Design FpCustomAddSub, start of the top module:
module FpCustomAddSub 
# (
	parameter	ManWidth	=	16,
	parameter	ExpWidth	=	6
)
(Rst_i,Clk_i,A_i,B_i,AddSub_i,Nd_i,Result_o,ResultValid_o);
clock: 4.5 ns
lec_check: 0
cap_margin: 20
core_aspect_ratio: 0.5
core_margin: 9
core_utilization: 44
cts_cluster_diameter: 332
cts_cluster_size: 98
place_density: 0.8
slew_margin: 10
tns_end_percent: 15
run.sh (not shown) runs the stock make flow with config.mk's settings and CLKGATE_MAP_FILE=.
Edit:
- CORE_MARGIN: 9 -> 2
- CORE_UTILIZATION: 44 -> 50
- PLACE_DENSITY: 0.8 -> 0.35
- SETUP_SLACK_MARGIN: unset -> 0.83
- clock power hardly moves
- design area grows by 1.2%
- die area falls by 28%
- non-clock buffer count increases by 7
- count of clock-buffer cells in the layout fell by 3
Edit:
- CORE_ASPECT_RATIO: 0.5 -> unset
- CORE_UTILIZATION: 50 -> 66
- CTS_CLUSTER_DIAMETER: 332 -> unset
- CTS_CLUSTER_SIZE: 98 -> unset
- PLACE_DENSITY: 0.35 -> unset
- SETUP_SLACK_MARGIN: 0.83 -> unset
- SLEW_MARGIN: 10 -> 20
- TNS_END_PERCENT: 15 -> unset
- clock period: 4.5 -> 3.66 ns (I/O delays scaled with it)
Effect:
- The changed run finished with negative setup slack left
- worst setup slack loses 0.90 ns
- clock skew stays flat
- critical path depth rose by 1
- wire length rose by about a fifth
- worst hold slack stays flat
- sequential power rose by about a fifth
- core utilization rose by 19 points
- non-clock buffer count rose by 26

========
== lane 1 ==
FpCustomAddSub again, from the RTL that the note above started with.
Settings: LEC_CHECK=0, CAP_MARGIN=20, CORE_MARGIN=2, CORE_UTILIZATION=72, PLACE_DENSITY=0.92, SETUP_SLACK_MARGIN=-0.16, SLEW_MARGIN=20; clock period 3.3 ns.
Status: lane 1 FAILED at 5_1_grt (tool error)
diff inputs: lane 1 => lane 2
# lane 1
export LEC_CHECK = 0
export CAP_MARGIN = 20
export CORE_MARGIN = 2
export CORE_UTILIZATION = 72
export PLACE_DENSITY = 0.92
export SETUP_SLACK_MARGIN = -0.16
export SLEW_MARGIN = 20
create_clock -name core_clock -period 3.3 [get_ports {Clk_i}]
# lane 2
export LEC_CHECK = 0
export CAP_MARGIN = 20
export CORE_MARGIN = 2
export CORE_UTILIZATION = 40
export SLEW_MARGIN = 20
create_clock -name core_clock -period 3.87 [get_ports {Clk_i}]
==> comparison <==
In lane 2 relative to lane 1, height of the die had gone up by more than a quarter.
Post-CTS repair timing setup buffer count ends up higher on lane 1.
The final layout from lane 2, which completed every stage, passed the timing, design-rule and antenna checks at the end of the flow.
[lane 2 vs lane 1] placed cell count: higher in lane 2
Compared with lane 1, lane 2 shows number of rows created at floorplan higher by 13.

========
Starting RTL as in the previous note.
Settings: LEC_CHECK=0, ABC_AREA=1, CAP_MARGIN=20, CELL_PAD_IN_SITES_DETAIL_PLACEMENT=1, CELL_PAD_IN_SITES_GLOBAL_PLACEMENT=1, CORE_MARGIN=4, CORE_UTILIZATION=15, CTS_CLUSTER_DIAMETER=92, CTS_CLUSTER_SIZE=84, GPL_ROUTABILITY_DRIVEN=0, MAX_ROUTING_LAYER=met5, MIN_ROUTING_LAYER=met1, PLACE_DENSITY_LB_ADDON=0.03, SLEW_MARGIN=0, TNS_END_PERCENT=65; clock period 2.65 ns.
==> next run, changes <==
Settings changed: CELL_PAD_IN_SITES_DETAIL_PLACEMENT 1 to 0, CORE_MARGIN 4 to 10, CORE_UTILIZATION 15 to 43, CTS_CLUSTER_DIAMETER 92 to 379, GPL_ROUTABILITY_DRIVEN 0 to default, MIN_ROUTING_LAYER met1 to default, SETUP_SLACK_MARGIN from default to 0.02, TNS_END_PERCENT 65 to 15.
Effect: This time the run produced a layout that fails on setup timing. Global-route usage rises by 5.1 points. Die area drops by 57%. Fmax is lower by 3.8%.
==> next run, changes <==
Settings changed: ABC_AREA 1 to 0, CELL_PAD_IN_SITES_GLOBAL_PLACEMENT 1 to 0, CORE_MARGIN 10 to 2, CORE_UTILIZATION 43 to 68, CTS_CLUSTER_DIAMETER 379 to 92, PLACE_DENSITY_LB_ADDON 0.03 to default, SETUP_SLACK_MARGIN 0.02 to default, TNS_END_PERCENT 15 to 85.
Clock period 2.65 ns to 3.23 ns, I/O delays scaled along.
Result: The new run finished but fails on setup timing; final cell count fell by 24%; synthesized area is about the same; worst setup slack degrades by 390 ps; die area shrinks by 49%; clock skew is higher by 5.2 ps; global-route usage rises by 22 points; final area fell by 1.6%; routed wire length went up by 46%; combinational power decreases by 8.5%; via count rises by 11%.
==> next run, changes <==
Settings changed: CELL_PAD_IN_SITES_GLOBAL_PLACEMENT 0 to 1, CORE_UTILIZATION 68 to 72, PLACE_DENSITY_LB_ADDON from default to 0.0, SETUP_SLACK_MARGIN from default to 0.47.
Clock period 3.23 ns to 1.62 ns, I/O delays scaled along.
Result:
- Now the flow stopped in 3_1_place_gp_skip_io on FLW-0024
- synthesized area does not change
- synthesized cell count is unchanged
- die area went down by 5.4%
==> next run, changes <==
Settings changed: ABC_AREA 0 to 1, CELL_PAD_IN_SITES_GLOBAL_PLACEMENT 1 to 0, CORE_UTILIZATION 72 to 67, PLACE_DENSITY from default to 0.62, PLACE_DENSITY_LB_ADDON 0.0 to default, SETUP_SLACK_MARGIN 0.47 to default, SLEW_MARGIN 0 to 5.
Clock period 1.62 ns to 2.86 ns, I/O delays scaled along.
Now the flow finished but fails on setup timing.
Synthesized cell count is higher by 28%.
Synthesized area hardly moves.
Die area increases by 7.2%.
==> next run, changes <==
Settings changed: ABC_AREA 1 to default, CELL_PAD_IN_SITES_DETAIL_PLACEMENT 0 to default, CELL_PAD_IN_SITES_GLOBAL_PLACEMENT 0 to default, CORE_UTILIZATION 67 to 65, CTS_CLUSTER_DIAMETER 92 to default, CTS_CLUSTER_SIZE 84 to default, MAX_ROUTING_LAYER met5 to default, PLACE_DENSITY 0.62 to default, SLEW_MARGIN 5 to 20, TNS_END_PERCENT 85 to default.
Clock period 2.86 ns to 2.19 ns, I/O delays scaled along.
The changed run did not get past 4_1_cts.
Die area grows by 2.9%.
Synthesized cell count shrinks by 22%.
Synthesized area hardly moves.

========
FpCustomAddSub again, from the RTL that the note above started with.
Settings: LEC_CHECK=0, CAP_MARGIN=20, CORE_ASPECT_RATIO=1.74, CORE_MARGIN=2, CORE_UTILIZATION=40, CTS_CLUSTER_DIAMETER=332, CTS_CLUSTER_SIZE=98, SLEW_MARGIN=10; clock period 4.5 ns.
==> next run, changes <==
Settings changed: CORE_ASPECT_RATIO 1.74 to 0.5, CORE_UTILIZATION 40 to 69, PLACE_DENSITY set to 0.35, SETUP_SLACK_MARGIN set to -0.21, TNS_END_PERCENT set to 15.
Global-route usage grows by 10 points. Utilization climbs by 34 points. Via count came out higher by 3.5%. Clock-buffer cell count came out lower by 1. Fmax fell by 4.9%. Cell count decreases by 8.7%. Hold slack barely changes. Non-clock buffer count decreases by 5. First-iteration DRC count grows by 78%.

========
## run 1
The RTL this note starts from:
==> flow/design.v <==
module FpCustomAddSub 
# (
	parameter	ManWidth	=	16,
	parameter	ExpWidth	=	6
)
(Rst_i,Clk_i,A_i,B_i,AddSub_i,Nd_i,Result_o,ResultValid_o);	
	function integer Log2;
	input integer value;
		begin
			Log2 = 0;
			while (value > 1) begin
				value   = value >> 1;
				Log2    = Log2 + 1;
			end
		end
	endfunction
	localparam	InOutWidth	=	1+ExpWidth+ManWidth;
	localparam	ExtManWidth	=	ManWidth+1;
	localparam	Stages	=	Log2(InOutWidth);
	input	Rst_i;
	input	Clk_i;
	input	[InOutWidth-1:0]	A_i;
	input	[InOutWidth-1:0]	B_i;
	input	AddSub_i;
	input	Nd_i;
	output	[InOutWidth-1:0]	Result_o;
	output	ResultValid_o;
	wire	signB	=	B_i[InOutWidth-1]^AddSub_i;
	wire	[InOutWidth-2:0]	absA	=	A_i[InOutWidth-2:0];
	wire	[InOutWidth-2:0]	absB	=	B_i[InOutWidth-2:0];
	reg		[InOutWidth-1:0]	muxA;
	reg		[InOutWidth-1:0]	muxB;
	reg	impliedA;
	reg	impliedB;
	reg	[InOutWidth-1:0]	muxAReg;
	reg	[InOutWidth-1:0]	muxBReg;
	reg	[ExpWidth-1:0]		expDiff;
	reg	addSubOrepation;
	wire	[ManWidth:0]	manA	=	{impliedA,	muxAReg[ManWidth-1:0]};
	wire	[ManWidth:0]	manB	=	{impliedB,	muxBReg[ManWidth-1:0]};
	reg	[ManWidth:0]	manANorm;
	reg	[ManWidth:0]	manBNorm;
	reg	addSubOrepationReg;
	reg	[ExtManWidth:0]	manSum;
	wire	[Stages-1:0]	distance;
	wire	[ExtManWidth+1:0]	dataArray	[0:Stages];
	wire	[Stages+1:0]	distanceR	=	{2'b00,distanceR1};
	reg		[ExtManWidth-1:0]	manSumReg;
	wire	[ExtManWidth-1:0]	normCMan	=	manSumReg	<<	distanceR1[Stages-1:0];	 
	reg	[ManWidth-1:0]	manC;
	reg	[ExpWidth-1:0]	expAPipe	[0:4];
	reg	[ExpWidth-1:0]	expC;
	reg	[4:0]	signC;
	reg	[8:0]	valid;
	assign  dataArray [0]	=	manSum;		
	assign	Result_o	=	{signC[4],expC,manC};
	assign	ResultValid_o	=	valid[4];
	always	@(*)	begin
		if	(absA<absB)	begin
			muxA	<=	{signB,absB};
			muxB	<=	{A_i[InOutWidth-1],absA};
		end	else	begin
			muxA	<=	{A_i[InOutWidth-1],absA};
			muxB	<=	{signB,absB};
		end 
	end
	always	@(posedge	Clk_i)	begin
		if	(muxA	[InOutWidth-2 -:ExpWidth]	==	8'h00)	begin	 
			impliedA	<=	1'b0;	 
		end	else	begin
			impliedA	<=	1'b1;	 
		end
		if	(muxB	[InOutWidth-2 -:ExpWidth]	==	8'h00)	begin	 
			impliedB	<=	1'b0;
		end	else	begin
			impliedB	<=	1'b1;
		end
		muxAReg	<=	muxA;
		muxBReg	<=	muxB;
		expDiff	<=	muxA[InOutWidth-2 -:ExpWidth]	-	muxB[InOutWidth-2 -:ExpWidth];	 
		addSubOrepation	<=	muxA[InOutWidth-1]	^	muxB[InOutWidth-1];	 
	end
	always	@(posedge	Clk_i)	begin
		manANorm	<=	manA;
		manBNorm	<=	manB	>>	expDiff;	 
		addSubOrepationReg <= addSubOrepation;
	end
	always	@(posedge	Clk_i)	begin
		if	(Rst_i)	begin
			manSum	<=	{ExtManWidth{1'b0}};
		end	else	if	(!addSubOrepationReg)	begin
			manSum	<=	{1'b0,	manANorm}	+	{1'b0,	manBNorm};
		end	else	begin
			manSum	<=	{1'b0,	manANorm}	-	{1'b0,	manBNorm};
		end
	end
	genvar	i;
	generate	
		for (i=0; i<Stages; i=i+1)	begin: searchMSB
			wire [ExtManWidth+1:0] dataIn;	
			wire [ExtManWidth+1:0] shitedDataOut;
			wire [ExtManWidth+1:0] dataOut;
			assign  dataIn = dataArray[i];
			wire    shiftDesired = ~|(dataIn[ExtManWidth+1:ExtManWidth+1-(1 << (Stages-1-i))]);
			assign  distance[(Stages-1-i)] = shiftDesired;		
			assign  shitedDataOut = dataIn << (1 << (Stages-1-i));	
			assign  dataOut = shiftDesired ? shitedDataOut : dataIn;	
			assign  dataArray[i+1] = dataOut;
		end
		reg	[Stages-1:0]	distanceR1;
		always	@(posedge	Clk_i)	begin
			distanceR1	<=	distance;
		end
	endgenerate	
	always	@(posedge	Clk_i)	begin
		manSumReg	<=	manSum	[ExtManWidth-1 -:ExtManWidth];
	end
	always	@(posedge	Clk_i)	begin
		if	(Rst_i)	begin
			manC	<=	{ManWidth{1'b0}};
		end	else	begin
			manC	<=	normCMan	[ExtManWidth-1 -:ManWidth];	 
		end
	end
	always	@(posedge	Clk_i)	begin	
		expAPipe[0]	<=	muxA[InOutWidth-2 -:ExpWidth];	 
		expAPipe[1]	<=	expAPipe[0];
		expAPipe[2]	<=	expAPipe[1];
		expAPipe[3]	<=	expAPipe[2];
		expAPipe[4]	<=	expAPipe[3];
	end
	always	@(posedge	Clk_i)	begin
		if	(&distanceR1)	begin
			expC	<=	{ExpWidth{1'b0}};
		end	else	begin
			if	(expAPipe[3]	>=	distanceR)	begin
				expC	<=	expAPipe[3]-distanceR+1;			 
			end	else	begin
				expC	<=	{{ExpWidth+1{1'b0}},1'b1};
			end
		end	
	end
	always	@(posedge	Clk_i)	begin
		signC	<=	{signC[3:0],	muxA[InOutWidth-1]};
	end
	always	@(posedge	Clk_i)	begin
		valid	<=	{valid[7:0],Nd_i};
	end	
endmodule
clock: 2.65 ns
lec_check: 0
abc_area: 1
cap_margin: 20
cell_pad_in_sites_detail_placement: 0
cell_pad_in_sites_global_placement: 1
core_aspect_ratio: 0.5
core_margin: 10
core_utilization: 50
cts_cluster_diameter: 379
cts_cluster_size: 84
max_routing_layer: met5
place_density: 0.36
setup_slack_margin: -0.23
slew_margin: 30
tns_end_percent: 15
Status run 1: flow complete, layout not clean - setup timing
Relative to run 1, the following input files were edited for run 2:
==> flow/config.mk <==
export PLATFORM = sky130hd
export DESIGN_NAME = FpCustomAddSub
export DESIGN_NICKNAME = FpCustomAddSub
export VERILOG_FILES = /design/flow/design.v
export SDC_FILE = /design/flow/constraint.sdc
export NUM_CORES = 4
export LEC_CHECK = 0
export CAP_MARGIN = 20
export CORE_MARGIN = 2
export CORE_UTILIZATION = 40
export SLEW_MARGIN = 20
==> flow/constraint.sdc <==
create_clock -name core_clock -period 4.5 [get_ports {Clk_i}]
set_input_delay 0.9000 -clock core_clock [delete_from_list [all_inputs] [get_ports {Clk_i}]]
set_output_delay 0.9000 -clock core_clock [all_outputs]
set_load 0.01 [all_outputs]
[summary]
Run 2: PASS, flow complete, no timing, DRC or antenna violations
Portion of the clock cycle consumed by the worst path in the final layout ended up 19 points lower on run 2 than on run 1.
Run 2 has more setup slack than run 1.
For chip area estimate from yosys synthesis, run 1 and run 2 come out practically identical.
When run 2 is set beside run 1, its wire length turns out to be about 20% smaller.
Comparing run 2 and run 1, the higher part of the power in the clock network is on run 2.
Number of different library cells in the post-synthesis netlist grows by more than half when moving from run 1 to run 2.
As of run 2, die area had fallen by a few percent compared to run 1.
Run 2 does better than run 1 on via count.
Setup changes, run 2 to run 3
--- a/flow/config.mk
+++ b/flow/config.mk
@@ -9,3 +9,3 @@
 export CORE_MARGIN = 2
-export CORE_UTILIZATION = 40
+export CORE_UTILIZATION = 13
 export SLEW_MARGIN = 20
==> flow/constraint.sdc <==
create_clock -name core_clock -period 6.84 [get_ports {Clk_i}]
set_input_delay 1.3680 -clock core_clock [delete_from_list [all_inputs] [get_ports {Clk_i}]]
set_output_delay 1.3680 -clock core_clock [all_outputs]
set_load 0.01 [all_outputs]
Notes after the runs:
From run 2 to run 3 the numbers moved as follows: clock power share increased by 1.2 points relative to the old numbers; detailed-routed wire length on met2 higher; via count +3.4%; tally of clock buffers in the finished layout down 1. Aggregate negative setup slack: run 3 vs run 2 identical. Taking run 3 over run 2, the per-cell routed wire length ratio works out to 0.892.
Edits applied to the flow inputs when going from run 3 to run 4:
--- a/flow/config.mk
+++ b/flow/config.mk
@@ -9,3 +9,3 @@
 export CORE_MARGIN = 2
-export CORE_UTILIZATION = 13
+export CORE_UTILIZATION = 64
 export SLEW_MARGIN = 20
==> flow/constraint.sdc <==
create_clock -name core_clock -period 2.19 [get_ports {Clk_i}]
set_input_delay 0.4380 -clock core_clock [delete_from_list [all_inputs] [get_ports {Clk_i}]]
set_output_delay 0.4380 -clock core_clock [all_outputs]
set_load 0.01 [all_outputs]
--- outcome ---
Run 4 did not finish; a tool error ended it in global routing.
Run 4 -> run 3: sequential share of the synthesized area delta 0, exact match
[compare] base=run 3 new=run 4: number of gates given a new drive strength after cts picked up an extra 234; detailed-placement wirelength estimate went down about 3.4%; placed instance count shrank by 494; minimum setup slack after placement down 3260 ps; clock tree buffer depth held steady.
Compared run 4 vs run 3, and final estimated routing congestion in global placement is up in run 4.
Run 4 vs. run 3: placeable core area went down by 47000 um^2, total cell area at the placement stage increased by about 6% relative to the old numbers, area enclosed by the die boundary -48000 um^2, flop and latch count out of synthesis closely matched the old numbers.
### run 4 -> run 5
--- a/flow/config.mk
+++ b/flow/config.mk
@@ -9,3 +9,4 @@
 export CORE_MARGIN = 2
-export CORE_UTILIZATION = 64
+export CORE_UTILIZATION = 66
+export CTS_CLUSTER_DIAMETER = 100
 export SLEW_MARGIN = 20
==> flow/constraint.sdc <==
create_clock -name core_clock -period 2.35 [get_ports {Clk_i}]
set_input_delay 0.4700 -clock core_clock [delete_from_list [all_inputs] [get_ports {Clk_i}]]
set_output_delay 0.4700 -clock core_clock [all_outputs]
set_load 0.01 [all_outputs]
### Flow results
Run 5: it failed with a tool error in clock tree synthesis, so there are no final results.
Run 5 ends up with a die boundary width that is about 1.5% lower than in run 4.
Taking run 4 as the reference, in run 5 number of synthesized register bits roughly the same, synthesized chip area reported by yosys about even.
I/O pin count: run 5 vs run 4 identical
In terms of tally of buffers added on design ports, run 4 and run 5 differ only marginally.
Run 5 against run 4: floorplan-stage core utilization has increased, worst slack at placement went up.
Power and IR drop assume default switching activity.
